==> job 4092 <==
## alu
module alu(
    output[16 - 1:0] data_out,
	 output 							  valid_out,
	 output 							  cmd_out,
	 input [16 - 1:0] data_in,
	 input 							  valid_in,
	 input 							  cmd_in,
	 output 									 amm_read,
	 output[8 - 1:0] amm_address,
	 input [8 - 1:0] amm_readdata,
	 input 									 amm_waitrequest,
	 input[1:0] 							 amm_response,
	 input clk,
	 input rst_n
    );
==> flow/config.mk <==
export PLATFORM = sky130hd
export DESIGN_NAME = alu
export DESIGN_NICKNAME = alu
export VERILOG_FILES = /design/flow/design.v
export SDC_FILE = /design/flow/constraint.sdc
export NUM_CORES = 4
export LEC_CHECK = 0
export ABC_AREA = 0
export CAP_MARGIN = 35
export CELL_PAD_IN_SITES_DETAIL_PLACEMENT = 0
export CORE_MARGIN = 8
export CORE_UTILIZATION = 40
export CTS_CLUSTER_DIAMETER = 268
export HOLD_SLACK_MARGIN = 0.27
export MAX_ROUTING_LAYER = met4
export MIN_ROUTING_LAYER = met2
export PLACE_DENSITY_LB_ADDON = 0.2
export SETUP_SLACK_MARGIN = 1.63
export SLEW_MARGIN = 20
==> flow/constraint.sdc <==
create_clock -name core_clock -period 5.68 [get_ports {clk}]
set_input_delay 1.1360 -clock core_clock [delete_from_list [all_inputs] [get_ports {clk}]]
set_output_delay 1.1360 -clock core_clock [all_outputs]
set_load 0.01 [all_outputs]
run.sh (not shown) runs the stock make flow with config.mk's settings and CLKGATE_MAP_FILE=.
==> job 4518 (differences from job 4092) <==
ABC_AREA = 1   (was 0)
CAP_MARGIN = 20   (was 35)
CELL_PAD_IN_SITES_DETAIL_PLACEMENT = default   (was 0)
CORE_MARGIN = 2   (was 8)
CORE_UTILIZATION = 72   (was 40)
CTS_CLUSTER_DIAMETER = default   (was 268)
CTS_CLUSTER_SIZE = 99   (was default)
HOLD_SLACK_MARGIN = default   (was 0.27)
MAX_ROUTING_LAYER = default   (was met4)
MIN_ROUTING_LAYER = default   (was met2)
PLACE_DENSITY = 0.36   (was default)
PLACE_DENSITY_LB_ADDON = default   (was 0.2)
SETUP_SLACK_MARGIN = 0.34   (was 1.63)
TNS_END_PERCENT = 5   (was default)
==> flow/constraint.sdc (replaced) <==
create_clock -name core_clock -period 3.9 [get_ports {clk}]
set_input_delay 0.7800 -clock core_clock [delete_from_list [all_inputs] [get_ports {clk}]]
set_output_delay 0.7800 -clock core_clock [all_outputs]
set_load 0.01 [all_outputs]
==> job 9689 (differences from job 4092) <==
ABC_AREA = default   (was 0)
CAP_MARGIN = 20   (was 35)
CELL_PAD_IN_SITES_DETAIL_PLACEMENT = default   (was 0)
CELL_PAD_IN_SITES_GLOBAL_PLACEMENT = 0   (was default)
CORE_ASPECT_RATIO = 0.5   (was default)
CORE_MARGIN = 2   (was 8)
CORE_UTILIZATION = 72   (was 40)
CTS_CLUSTER_DIAMETER = default   (was 268)
CTS_CLUSTER_SIZE = 47   (was default)
GPL_ROUTABILITY_DRIVEN = 0   (was default)
HOLD_SLACK_MARGIN = default   (was 0.27)
MAX_ROUTING_LAYER = met5   (was met4)
MIN_ROUTING_LAYER = default   (was met2)
PLACE_DENSITY_LB_ADDON = 0.0   (was 0.2)
SETUP_SLACK_MARGIN = 0.61   (was 1.63)
==> flow/constraint.sdc (replaced) <==
create_clock -name core_clock -period 3.9 [get_ports {clk}]
set_input_delay 0.7800 -clock core_clock [delete_from_list [all_inputs] [get_ports {clk}]]
set_output_delay 0.7800 -clock core_clock [all_outputs]
set_load 0.01 [all_outputs]
==> comparison <==
- Job 4092 completed without violations. Job 9689 ran to the end with violations: setup timing. Job 4518 reached the layout checks and failed them: setup timing.
- The lowest cell count belongs to job 9689, the highest to job 4518.
- The lowest combinational power belongs to job 4092, the highest to job 9689.
- The lowest register-to-register slack belongs to job 9689, the highest to job 4092.
- Wire length: job 9689 > job 4518 > job 4092.
- Against job 4518, the utilization of job 4092 is lower by 35 points.
- In flip-flop count, job 9689 and job 4518 do not differ.
- Against job 4092, the sequential share of layout area of job 4518 is higher by 0.90 points.
- In job 4092 the non-clock buffer count is higher than in job 4518, by 8.
- Clock skew, lowest first: job 4518, job 9689, job 4092.
- Synthesized cell count: job 4518 is higher than job 9689 (about 50%).
==> figures <==
item	job 9689	job 4092	job 4518
Sequential power share	50.1%	49.0%	50.8%
Antenna Diode Count	11	10	1
Worst Path Arrival	3.96 ns	3.47 ns	3.14 ns
Relative area of clock buffers and inverters in the final design	4.95%	6.09%	5.46%
Fraction of standard cell area in multi-input logic	29.1%	28.1%	28.0%
Fraction of the mapped netlist area in compound gates	7.20%	7.20%	9.34%
XOR-XNOR Cells, Area Fraction	1.74%	1.74%	1.19%
Vias in the first global route	18930	24437	21391
Rel. slew slack	33.4%	35.3%	31.6%
Run status	failed layout checks	finished clean	failed layout checks
Layout check failures	setup timing	-	setup timing
R2R Path End	shiftop1[7]	shiftop1[2]	result[1]
M1 GR Usage	57.2%	0%	54.1%
Clock buffers created by TritonCTS	47	59	54
Total instance count after detailed placement	2310	2604	3184
Comb power	1.71 mW	1.02 mW	1.47 mW
Distinct cell type count of the synthesized netlist	70	70	48
Library cell appearing most often on the critical path	sky130_fd_sc_hd__buf_6	sky130_fd_sc_hd__buf_12	-
Peak ir drop on the vdd network	0.302 mV	0.259 mV	0.341 mV
Worst R2R Path Depth	17	12	18
Syn Inst Count	1730	1730	2614
No activity file was given, so power comes from the tool's default toggle rates.
